## mac_array_4x4
module mac_array_4x4 (
    input wire clk,
    input wire rst_n,
    input wire en,
    input wire load_acc,
    input wire [15:0] a_in_0,
    input wire [15:0] a_in_1,
    input wire [15:0] a_in_2,
    input wire [15:0] a_in_3,
    input wire [15:0] b_in_0,
    input wire [15:0] b_in_1,
    input wire [15:0] b_in_2,
    input wire [15:0] b_in_3,
    input wire [511:0] partial_sum_init,
    output wire [31:0] result_0_0, result_0_1, result_0_2, result_0_3,
    output wire [31:0] result_1_0, result_1_1, result_1_2, result_1_3,
    output wire [31:0] result_2_0, result_2_1, result_2_2, result_2_3,
    output wire [31:0] result_3_0, result_3_1, result_3_2, result_3_3
);
    wire [15:0] a_wire [0:3][0:4];   
    wire [15:0] b_wire [0:4][0:3];   
    assign a_wire[0][0] = a_in_0;
    assign a_wire[1][0] = a_in_1;
    assign a_wire[2][0] = a_in_2;
    assign a_wire[3][0] = a_in_3;
  ...
clock: 17.7 ns
lec_check: 0
abc_area: 1
cap_margin: 20
cell_pad_in_sites_global_placement: 1
core_margin: 5
core_utilization: 17
cts_cluster_diameter: 35
gpl_routability_driven: 1
gpl_timing_driven: 1
setup_slack_margin: 0.43
slew_margin: 20
run.sh (not shown) runs the stock make flow with config.mk's settings and CLKGATE_MAP_FILE=.
The starting point passed the timing, DRC and antenna checks.
Then changed:
Settings changed: ABC_AREA 1 to default, CELL_PAD_IN_SITES_GLOBAL_PLACEMENT 1 to default, CORE_MARGIN 5 to 2, CORE_UTILIZATION 17 to 72, CTS_CLUSTER_DIAMETER 35 to default, HOLD_SLACK_MARGIN from default to 0.17, PLACE_DENSITY_LB_ADDON from default to 0.22, SETUP_SLACK_MARGIN 0.43 to -0.49, TNS_END_PERCENT from default to 75.
Clock period 17.7 ns to 14.5 ns, I/O delays scaled along.
- This time the run ran to the end with violations: setup timing
- via count came out lower by a few percent
- worst setup slack got worse by 1400 ps
- final cell count goes down by well over a third
- synthesized area fell by a few percent
- routed wire length decreases by a quarter to a third
- die size falls by well over a third
- clock skew is lower by 63 ps
Then changed:
Settings changed: CAP_MARGIN 20 to 15, CTS_CLUSTER_SIZE from default to 91, PLACE_DENSITY_LB_ADDON 0.22 to default, SETUP_SLACK_MARGIN -0.49 to 2.52, TNS_END_PERCENT 75 to default.
Clock period 14.5 ns to 9.88 ns, I/O delays scaled along.
=>
- The new run completed, yet does not pass: setup timing
- die size stays the same
- first-iteration DRC count falls by 1.1%
- synthesized area is unchanged
- sequential cell count does not change
- count of clock-buffer cells in the layout goes up by 3
- synthesized cell count does not change
Then changed:
Settings changed: CAP_MARGIN 15 to 20, CORE_UTILIZATION 72 to 40, CTS_CLUSTER_SIZE 91 to default, GPL_ROUTABILITY_DRIVEN 1 to default, GPL_TIMING_DRIVEN 1 to default, HOLD_SLACK_MARGIN 0.17 to default, SETUP_SLACK_MARGIN 2.52 to default.
Clock period 9.88 ns to 18.0 ns, I/O delays scaled along.
The new run finished with timing, DRC and antenna clean.
Non-clock buffer count falls by 647.
Hold slack loses 61 ps.
Routed wire length rises by 2.1%.
Setup slack gains 5200 ps.

---

mac_array_4x4 again, from the RTL that the note above started with.
export LEC_CHECK = 0
export CAP_MARGIN = 0
export CORE_MARGIN = 2
export CORE_UTILIZATION = 72
export CTS_CLUSTER_DIAMETER = 71
export CTS_CLUSTER_SIZE = 11
export HOLD_SLACK_MARGIN = 0.3
export PLACE_DENSITY = 0.41
export SLEW_MARGIN = 20
export TNS_END_PERCENT = 5
create_clock -name core_clock -period 8.1 [get_ports {clk}]
The baseline finished with negative setup slack left.
Next try:
==> flow/config.mk (replaced) <==
export PLATFORM = sky130hd
export DESIGN_NAME = mac_array_4x4
export DESIGN_NICKNAME = mac_array_4x4
export VERILOG_FILES = /design/flow/design.v
export SDC_FILE = /design/flow/constraint.sdc
export NUM_CORES = 4
export LEC_CHECK = 0
export CAP_MARGIN = 20
export CORE_MARGIN = 2
export CORE_UTILIZATION = 40
export SLEW_MARGIN = 20
==> flow/constraint.sdc (replaced) <==
create_clock -name core_clock -period 17.3 [get_ports {clk}]
set_input_delay 3.4600 -clock core_clock [delete_from_list [all_inputs] [get_ports {clk}]]
set_output_delay 3.4600 -clock core_clock [all_outputs]
set_load 0.01 [all_outputs]
What happened:
- Now the flow completed with no timing, DRC or antenna violations
- design area falls by 1.7%
- worst hold slack degrades by 0.063 ns
- clock skew increases by 0.022 ns
- wire length grows by 1.9%
- non-clock buffer count is lower by 657
- via count goes down by 6.8%
- clock-buffer cell count goes up by 34
- critical path depth grows by 2
- synthesized area is unchanged

---

mac_array_4x4 again, from the RTL that the note above started with.
// mac_array_4x4
module mac_array_4x4 (
    input wire clk,
    input wire rst_n,
    input wire en,
    input wire load_acc,
    input wire [15:0] a_in_0,
    input wire [15:0] a_in_1,
    input wire [15:0] a_in_2,
    input wire [15:0] a_in_3,
    input wire [15:0] b_in_0,
    input wire [15:0] b_in_1,
    input wire [15:0] b_in_2,
    input wire [15:0] b_in_3,
    input wire [511:0] partial_sum_init,
    output wire [31:0] result_0_0, result_0_1, result_0_2, result_0_3,
    output wire [31:0] result_1_0, result_1_1, result_1_2, result_1_3,
    output wire [31:0] result_2_0, result_2_1, result_2_2, result_2_3,
    output wire [31:0] result_3_0, result_3_1, result_3_2, result_3_3
);
export LEC_CHECK = 0
export CAP_MARGIN = 20
export CORE_MARGIN = 2
export CORE_UTILIZATION = 40
export MAX_ROUTING_LAYER = met4
export MIN_ROUTING_LAYER = met2
export PLACE_DENSITY_LB_ADDON = 0.03
export SETUP_SLACK_MARGIN = -1.98
export SLEW_MARGIN = 20
create_clock -name core_clock -period 27.0 [get_ports {clk}]
The baseline went through all stages and came out clean.
Rerun with:
--- a/flow/config.mk
+++ b/flow/config.mk
@@ -9,7 +9,4 @@
 export CORE_MARGIN = 2
-export CORE_UTILIZATION = 40
-export MAX_ROUTING_LAYER = met4
-export MIN_ROUTING_LAYER = met2
-export PLACE_DENSITY_LB_ADDON = 0.03
-export SETUP_SLACK_MARGIN = -1.98
+export CORE_UTILIZATION = 64
+export CTS_CLUSTER_SIZE = 99
 export SLEW_MARGIN = 20
==> flow/constraint.sdc (replaced) <==
create_clock -name core_clock -period 22.4 [get_ports {clk}]
set_input_delay 4.4800 -clock core_clock [delete_from_list [all_inputs] [get_ports {clk}]]
set_output_delay 4.4800 -clock core_clock [all_outputs]
set_load 0.01 [all_outputs]
=> Non-clock buffer count fell by 80. Wire length fell by 15%. Cell area fell by 2.0%. Register-to-register slack loses 4.2 ns. Die size fell by 37%.
Rerun with:
--- a/flow/config.mk
+++ b/flow/config.mk
@@ -9,4 +9,4 @@
 export CORE_MARGIN = 2
-export CORE_UTILIZATION = 64
-export CTS_CLUSTER_SIZE = 99
+export CORE_UTILIZATION = 48
+export SETUP_SLACK_MARGIN = -1.35
 export SLEW_MARGIN = 20
==> flow/constraint.sdc (replaced) <==
create_clock -name core_clock -period 14.5 [get_ports {clk}]
set_input_delay 2.9000 -clock core_clock [delete_from_list [all_inputs] [get_ports {clk}]]
set_output_delay 2.9000 -clock core_clock [all_outputs]
set_load 0.01 [all_outputs]
The new run finished with setup timing left; hold slack improves by 0.070 ns; first-iteration DRC count falls by 4.9%; die area rises by 33%; via count rises by 0.49%; wire length rises by 6.8%; sequential cell count is unchanged; worst setup slack degrades by 4.9 ns; global-route usage falls by 7.6 points; area after synthesis stays the same; final cell count rises by 7.6%; sequential share of layout area falls by 0.37 points.
Rerun with:
--- a/flow/config.mk
+++ b/flow/config.mk
@@ -9,4 +9,4 @@
 export CORE_MARGIN = 2
-export CORE_UTILIZATION = 48
-export SETUP_SLACK_MARGIN = -1.35
+export CORE_UTILIZATION = 68
+export HOLD_SLACK_MARGIN = -0.08
 export SLEW_MARGIN = 20
==> flow/constraint.sdc (replaced) <==
create_clock -name core_clock -period 14.1 [get_ports {clk}]
set_input_delay 2.8200 -clock core_clock [delete_from_list [all_inputs] [get_ports {clk}]]
set_output_delay 2.8200 -clock core_clock [all_outputs]
set_load 0.01 [all_outputs]
What happened:
- The changed run ran to the end with violations: setup timing
- setup slack improves by 0.16 ns
- via count is higher by a few percent
- clock-buffer cell count is lower by 17
- register-to-register slack is better by 0.70 ns
- clock skew fell by 0.021 ns
